==> inputs of wip/harbor <==
==> flow/design.v <==
module control_unit(
    input clk, rst,
    output reg a_sel, b_sel, PP1_CE, PP2_CE, add, PR_CE, PI_CE
);
    parameter S1 = 3'b001,
              S2 = 3'b010,
              S3 = 3'b011,
              S4 = 3'b100,
              S5 = 3'b101;
    reg [2:0] state, next;
    always @(posedge clk or posedge rst) begin
        if (rst)
            state <= S1;
        else
            state <= next;
    end
    always @(*) begin
        next = S1;
        PP1_CE = 0;
        PP2_CE = 0;
        add = 0;
        PR_CE = 0;
        PI_CE = 0;
        a_sel = 0;
        b_sel = 0;
        case (state) 
            S1: begin
					if(!rst)
                next = S2;
                PP1_CE = 1;
            end
            S2: begin
                next = S3;
                a_sel = 1;
                b_sel = 1;					 
                PP2_CE = 1;
            end
            S3: begin
                next = S4;
                b_sel = 1;
                PP1_CE = 1;					
                add = 1;
                PR_CE = 1;
            end
            S4: begin
                next = S5;
                a_sel = 1;
                PP2_CE = 1;
            end
            S5: begin
                next = S1;
                PI_CE = 1;
            end
        endcase
    end
endmodule
module datapath(
    input clk, rst,
    input a_sel, b_sel, PP1_CE, PP2_CE, add, PR_CE, PI_CE,
    input [11:0] ar, ai, br, bi,
    output reg [23:0] Pr, Pi
);
    wire [11:0] a_mux, b_mux;
    reg [23:0] PP1, PP2, PPs;
    wire [23:0] pro;
    assign a_mux = a_sel ? ai : ar;
    assign b_mux = b_sel ? bi : br;
    assign pro = a_mux * b_mux;  
    always @(posedge clk or posedge rst) begin
        if (rst) begin
            PP1 <= 0;
            PP2 <= 0;
        end else begin
            if (PP1_CE) 
                PP1 <= pro;
            if (PP2_CE) 
                PP2 <= pro;
        end
    end
    always @(*) begin
        if (!add)
            PPs = PP1 + PP2;
        else
            PPs = PP1 - PP2;
    end
    always @(posedge clk or posedge rst) begin
        if (rst) begin
            Pr <= 0;
            Pi <= 0;
        end else begin
            if (PR_CE) 
                Pr <= PPs;
            if (PI_CE) 
                Pi <= PPs;
        end
    end
endmodule
module top(
    input rst, clk,
    input [11:0] ar, ai, br, bi,
    output [23:0] Pi, Pr
);
    wire PP1_CE, PP2_CE, a_sel, b_sel, add, PI_CE, PR_CE;
    control_unit uut1(
        .clk(clk),
        .rst(rst),
        .a_sel(a_sel),
        .b_sel(b_sel),
        .PP1_CE(PP1_CE),
        .PP2_CE(PP2_CE),
        .add(add),
        .PR_CE(PR_CE),
        .PI_CE(PI_CE)
    );
    datapath uut2(
        .clk(clk),
        .rst(rst),
        .a_sel(a_sel),
        .b_sel(b_sel),
        .PP1_CE(PP1_CE),
        .PP2_CE(PP2_CE),
        .add(add),
        .PR_CE(PR_CE),
        .PI_CE(PI_CE),
        .ar(ar),
        .ai(ai),
        .br(br),
        .bi(bi),
        .Pr(Pr),
        .Pi(Pi)
    );
endmodule
==> flow/run.sh <==
#!/bin/bash
# the make line also repeats each setting of config.mk as NAME=value (left out here)
make -C /OpenROAD-flow-scripts/flow DESIGN_CONFIG=/design/flow/config.mk WORK_HOME=/design/flow/orfs CLKGATE_MAP_FILE= finish
==> flow/config.mk <==
export PLATFORM = sky130hd
export DESIGN_NAME = top
export DESIGN_NICKNAME = top
export VERILOG_FILES = /design/flow/design.v
export SDC_FILE = /design/flow/constraint.sdc
export NUM_CORES = 4
export LEC_CHECK = 0
export ABC_AREA = 1
export CAP_MARGIN = 20
export CELL_PAD_IN_SITES_DETAIL_PLACEMENT = 1
export CELL_PAD_IN_SITES_GLOBAL_PLACEMENT = 3
export CORE_MARGIN = 4
export CORE_UTILIZATION = 54
export CTS_CLUSTER_DIAMETER = 303
export CTS_CLUSTER_SIZE = 81
export GPL_TIMING_DRIVEN = 1
export HOLD_SLACK_MARGIN = 0.19
export MIN_ROUTING_LAYER = met2
export PLACE_DENSITY_LB_ADDON = 0.1
export SETUP_SLACK_MARGIN = 0.52
export SLEW_MARGIN = 25
export TNS_END_PERCENT = 40
==> flow/constraint.sdc <==
create_clock -name core_clock -period 4.86 [get_ports {clk}]
set_input_delay 0.9720 -clock core_clock [delete_from_list [all_inputs] [get_ports {clk}]]
set_output_delay 0.9720 -clock core_clock [all_outputs]
set_load 0.01 [all_outputs]
==> wip/cedar: changes against wip/harbor <==
CELL_PAD_IN_SITES_DETAIL_PLACEMENT = unset   (was 1)
CORE_MARGIN = 2   (was 4)
CORE_UTILIZATION = 17   (was 54)
CTS_CLUSTER_DIAMETER = unset   (was 303)
CTS_CLUSTER_SIZE = unset   (was 81)
GPL_TIMING_DRIVEN = unset   (was 1)
HOLD_SLACK_MARGIN = unset   (was 0.19)
MIN_ROUTING_LAYER = unset   (was met2)
PLACE_DENSITY_LB_ADDON = 0.05   (was 0.1)
SETUP_SLACK_MARGIN = 0.58   (was 0.52)
SLEW_MARGIN = 20   (was 25)
TNS_END_PERCENT = 55   (was 40)
==> flow/constraint.sdc (replaced) <==
create_clock -name core_clock -period 5.28 [get_ports {clk}]
set_input_delay 1.0560 -clock core_clock [delete_from_list [all_inputs] [get_ports {clk}]]
set_output_delay 1.0560 -clock core_clock [all_outputs]
set_load 0.01 [all_outputs]
==> wip/ember: changes against wip/harbor <==
CELL_PAD_IN_SITES_DETAIL_PLACEMENT = unset   (was 1)
CELL_PAD_IN_SITES_GLOBAL_PLACEMENT = unset   (was 3)
CORE_MARGIN = 2   (was 4)
CORE_UTILIZATION = 69   (was 54)
CTS_CLUSTER_DIAMETER = 336   (was 303)
CTS_CLUSTER_SIZE = 96   (was 81)
GPL_TIMING_DRIVEN = unset   (was 1)
HOLD_SLACK_MARGIN = unset   (was 0.19)
MIN_ROUTING_LAYER = unset   (was met2)
PLACE_DENSITY = 0.37   (was unset)
PLACE_DENSITY_LB_ADDON = unset   (was 0.1)
SETUP_SLACK_MARGIN = unset   (was 0.52)
SLEW_MARGIN = 20   (was 25)
TNS_END_PERCENT = unset   (was 40)
==> flow/constraint.sdc (replaced) <==
create_clock -name core_clock -period 3.86 [get_ports {clk}]
set_input_delay 0.7720 -clock core_clock [delete_from_list [all_inputs] [get_ports {clk}]]
set_output_delay 0.7720 -clock core_clock [all_outputs]
set_load 0.01 [all_outputs]
==> flow_summary_export.csv <==
group,metric,value,unit
floorplan,core-area,65600,µm²
floorplan,die_w,261,µm
yosys,syn_area,11300,µm²
global_routing,grt-busiest-layer,"met2",
sta,finalSetupViolCount,10,
outcome,status,"finished with violations",
sta,setup_ws,-0.0302,ns
floorplan,die_h,261,µm
floorplan,initCoreUtil,0.172,
outcome,failed_checks,"setup timing",
final_layout,signal_buffers,309,
final_layout,seq_share,0.152,
setup_path,crit_path_max_incr_delay,0.54,ns
floorplan,rows,94,
yosys,async_flop_share,1.00,
floorplan,die-area,68300,µm²
# the run above: wip/cedar

==> flow_summary_export.csv <==
group,metric,value,unit
floorplan,die_w,132,µm
outcome,status,"stopped before the end",
yosys,syn_area,11300,µm²
floorplan,rows,46,
yosys,async_flop_share,1.00,
cts,ctsResizeCount,178,
floorplan,die-area,17400,µm²
outcome,haltStage,"global routing",
floorplan,initCoreUtil,0.706,
outcome,stop_error,"[ERROR GRT-0232] Routing congestion too high. Check the congestion heatmap in the GUI.",
yosys,synth_top_flop_cell,"dfrtp_1",
floorplan,core-area,15900,µm²
# the run above: wip/ember

==> flow_summary_export.csv <==
group,metric,value,unit
floorplan,core-area,20400,µm²
floorplan,die-area,23200,µm²
yosys,syn_area,11300,µm²
floorplan,die_h,152,µm
floorplan,initCoreUtil,0.553,
floorplan,rows,52,
outcome,stop_error,"[ERROR FLW-0024] Place density exceeds 1.0 (current PLACE_DENSITY_LB_ADDON =  0.1). Please check if the value of  PLACE_DENSITY_LB_ADDON is between 0 and 0.99.",
outcome,status,"stopped before the end",
outcome,haltStage,"global placement without I/O",
# the run above: wip/harbor


==> run a: inputs <==
// top: RTL as listed in full above, without the edits since
export LEC_CHECK = 0
export CAP_MARGIN = 20
export CELL_PAD_IN_SITES_DETAIL_PLACEMENT = 2
export CORE_MARGIN = 4
export CORE_UTILIZATION = 40
export GPL_TIMING_DRIVEN = 0
export HOLD_SLACK_MARGIN = 0.19
export MIN_ROUTING_LAYER = met2
export PLACE_DENSITY = 0.76
export SLEW_MARGIN = 35
create_clock -name core_clock -period 9.76 [get_ports {clk}]
run.sh (not shown) runs the stock make flow with config.mk's settings and CLKGATE_MAP_FILE=.
==> run b (differences from run a) <==
Settings changed: ABC_AREA set to 1, CELL_PAD_IN_SITES_DETAIL_PLACEMENT 2 to not set, CORE_MARGIN 4 to 2, CORE_UTILIZATION 40 to 61, CTS_CLUSTER_SIZE set to 96, GPL_TIMING_DRIVEN 0 to not set, HOLD_SLACK_MARGIN 0.19 to not set, MIN_ROUTING_LAYER met2 to not set, PLACE_DENSITY 0.76 to not set, SLEW_MARGIN 35 to 20.
==> flow/constraint.sdc (replaced) <==
create_clock -name core_clock -period 3.86 [get_ports {clk}]
set_input_delay 0.7720 -clock core_clock [delete_from_list [all_inputs] [get_ports {clk}]]
set_output_delay 0.7720 -clock core_clock [all_outputs]
set_load 0.01 [all_outputs]
==> run notes <==
Numbers from the implementation run.

The flow did not finish. The stage where the flow stopped is global routing (5_1_grt). The first error in the log reads "[ERROR GRT-0116] Global routing finished with congestion. Check the congestion regions in the DRC Viewer". The core utilization before placement is 0.406. The vertical die dimension is 171 um. The cell-mix breakdown from Yosys lists the adder-cell area share as 0.293. The proportion of synthesized chip area in sequential cells is 0.239.

Post-CTS timing repair inserted 0 buffers for setup. The average instance area after synthesis is between 8 and 9 um^2. met3 track demand over resource after global routing is 0.731. Global routing finished with a remaining overflow of 3. The number of cell rows is a little under 60. The gate count of the mapped netlist is 1213. The number of nets handed over by synthesis was 1450. The total of cells resized after clock tree synthesis is 0. Including well taps, the total number of placed cells is about 1600.
the above is filed under run a

==> run notes <==
Numbers from the implementation run.

The proportion of synthesized chip area in sequential cells is 0.225. The total of cells resized after clock tree synthesis is 178. The met3 demand-to-capacity share in global routing is 0.0379.

The vertical die dimension is approximately 140 um. The run finished, with violations left. Endpoints with negative setup slack in the final report add up to 38.

Post-CTS timing repair inserted 30 buffers for setup. The report lists the violated layout checks as setup timing. The post-layout worst setup margin is -1.34 ns.

The core utilization before placement is 0.625. The number of DRC violations after detailed-routing iteration 0 is 569. The cell-mix breakdown from Yosys lists the adder-cell area share as 0.275. The average instance in the mapped netlist occupies just over 7 um^2.

After technology mapping, the gate count stands at 1581. Synthesis produced a netlist with a net count of about 1800. Counting tap cells, the placed design contains a total of approximately 2000 instances.
the above is filed under run b


==> build 70 <==
// top: RTL as listed in full above, without the edits since
make LEC_CHECK=0 ABC_AREA=1 CAP_MARGIN=20 CELL_PAD_IN_SITES_GLOBAL_PLACEMENT=0 CORE_ASPECT_RATIO=0.89 CORE_MARGIN=2 CORE_UTILIZATION=72 CTS_CLUSTER_DIAMETER=102 CTS_CLUSTER_SIZE=15 GPL_ROUTABILITY_DRIVEN=0 PLACE_DENSITY_LB_ADDON=0.02 SETUP_SLACK_MARGIN=0.33 SLEW_MARGIN=20 TNS_END_PERCENT=55 finish   # period 2.21 ns
==> trial 84: changes against build 70 <==
==> flow/config.mk (replaced) <==
export PLATFORM = sky130hd
export DESIGN_NAME = top
export DESIGN_NICKNAME = top
export VERILOG_FILES = /design/flow/design.v
export SDC_FILE = /design/flow/constraint.sdc
export NUM_CORES = 4
export LEC_CHECK = 0
export CAP_MARGIN = 20
export CORE_MARGIN = 2
export CORE_UTILIZATION = 66
export CTS_CLUSTER_DIAMETER = 51
export SLEW_MARGIN = 20
==> flow/constraint.sdc (replaced) <==
create_clock -name core_clock -period 5.51 [get_ports {clk}]
set_input_delay 1.1020 -clock core_clock [delete_from_list [all_inputs] [get_ports {clk}]]
set_output_delay 1.1020 -clock core_clock [all_outputs]
set_load 0.01 [all_outputs]
==> comparison table <==
quantity                                                          trial 84                   build 70
Pre-Place Util                                                       67.0%                      72.9%
Per-instance average area after synthesis                        8.72 um^2                  7.12 um^2
Height of the chip                                                  131 um                     122 um
Placed Cells                                                          1622                       2066
Yosys Instances                                                       1213                       1581
Synthesized instance count                                            1213                       1581
Mux contribution to synthesized area                                 7.31%                         0%
Sequential-to-total area share from yosys stat                       23.9%                      22.5%
Syn_nets                                                              1450                       1818
Compound-cell area share of the yosys netlist                        11.2%                      6.10%
Result of the run                               complete, but fails checks  aborted with a tool error
Stage where the flow stopped                                             -       clock tree synthesis
Layout check failures                                 negative setup slack                          -
Post-Synth Simple-Gate Area                                          16.9%                      29.2%
HPWL after detailed placement                                      22.0 mm                    29.6 mm
Yosys stat chip area                                            10600 um^2                 11300 um^2
Mapped Area                                                     10600 um^2                 11300 um^2
Area of the core                                                15800 um^2                 15400 um^2

==> v18: inputs <==
Starts from the design.v that is shown in full above.
clock: 2.19 ns
lec_check: 0
cap_margin: 20
core_margin: 2
core_utilization: 72
cts_cluster_diameter: 391
slew_margin: 20
==> v15: changes against v18 <==
- CORE_UTILIZATION: 72 -> 40
- CTS_CLUSTER_DIAMETER: 391 -> unset
==> flow/constraint.sdc (replaced) <==
create_clock -name core_clock -period 6.62 [get_ports {clk}]
set_input_delay 1.3240 -clock core_clock [delete_from_list [all_inputs] [get_ports {clk}]]
set_output_delay 1.3240 -clock core_clock [all_outputs]
set_load 0.01 [all_outputs]
==> v21: changes against v18 <==
- ABC_AREA: unset -> 1
- CORE_UTILIZATION: 72 -> 68
- CTS_CLUSTER_DIAMETER: 391 -> unset
- CTS_CLUSTER_SIZE: unset -> 96
- PLACE_DENSITY: unset -> 0.36
- SETUP_SLACK_MARGIN: unset -> -0.36
==> flow/constraint.sdc (replaced) <==
create_clock -name core_clock -period 3.86 [get_ports {clk}]
set_input_delay 0.7720 -clock core_clock [delete_from_list [all_inputs] [get_ports {clk}]]
set_output_delay 0.7720 -clock core_clock [all_outputs]
set_load 0.01 [all_outputs]
==> v24: changes against v18 <==
- ABC_AREA: unset -> 1
- CTS_CLUSTER_DIAMETER: 391 -> 46
- CTS_CLUSTER_SIZE: unset -> 72
- PLACE_DENSITY_LB_ADDON: unset -> 0.26
==> flow/constraint.sdc (replaced) <==
create_clock -name core_clock -period 5.9 [get_ports {clk}]
set_input_delay 1.1800 -clock core_clock [delete_from_list [all_inputs] [get_ports {clk}]]
set_output_delay 1.1800 -clock core_clock [all_outputs]
set_load 0.01 [all_outputs]
==> results <==
Register-to-register slack: v21 < v24 < v15.
Die area, highest first: v15, v21, v24, v18.
In v21 the critical path depth is higher than in v15, by 3.
Design area, highest first: v21, v24, v15.
The highest global-route usage belongs to v24, the lowest to v15.
The highest via count belongs to v21, the lowest to v15.
v15 ran to the end with no violations. v21 reached the layout checks and failed them: setup timing. v18 aborted during clock tree synthesis (4_1_cts) with DPL-0038. v24 ran to the end with violations: setup timing.

==> inputs of job 3744 <==
// top: RTL as listed in full above, without the edits since
export LEC_CHECK = 0
export CAP_MARGIN = 20
export CORE_MARGIN = 10
export CORE_UTILIZATION = 63
export CTS_CLUSTER_DIAMETER = 270
export CTS_CLUSTER_SIZE = 98
export HOLD_SLACK_MARGIN = 0.3
export SLEW_MARGIN = 20
export TNS_END_PERCENT = 15
create_clock -name core_clock -period 7.0 [get_ports {clk}]
==> job 9014 (differences from job 3744) <==
- CORE_MARGIN: 10 -> 4
- CORE_UTILIZATION: 63 -> 40
- CTS_CLUSTER_DIAMETER: 270 -> default
- CTS_CLUSTER_SIZE: 98 -> default
- HOLD_SLACK_MARGIN: 0.3 -> default
- TNS_END_PERCENT: 15 -> default
==> flow/constraint.sdc (replaced) <==
create_clock -name core_clock -period 9.76 [get_ports {clk}]
set_input_delay 1.9520 -clock core_clock [delete_from_list [all_inputs] [get_ports {clk}]]
set_output_delay 1.9520 -clock core_clock [all_outputs]
set_load 0.01 [all_outputs]
==> Changelog: implementation <==
### Implementation results

- Met1 usage: 26.1%
- WP buf/inv: 3
- Hold Crit Start: uut1.state[1]
- Cycle use final: 79.0%
- Setup crit end: uut2.PP1[16]
- Hold worst-path end: uut1.state[3]
- Core ar.: 0.0261 mm2
- Slowest stage delay, CP: 0.74 ns
- Met3 usage: 2.75%
- Vias in the first global route: 8,697
- Status: timing/DRC/antenna clean
- Worst-Margin Slew: 0.932 ns
- CP arrival: 7.93 ns
- Fraction of area in multi-input gates: 59.8%
That was job 9014.
==> Changelog: implementation <==
### Implementation results

- CP arrival: 6.75 ns
- Met3 usage: between 2 and 2.5%
- Setup crit end: uut2.PP2[22]
- Core ar.: 0.0165 mm2
- WP buf/inv: 5
- Vias in the first global route: 9,045
- Fraction of area in multi-input gates: 59.0%
- Status: timing/DRC/antenna clean
- Cycle use final: 93.4%
- Worst-Margin Slew: 0.773 ns
- Hold Crit Start: uut2.PP1[8]
That was job 3744.
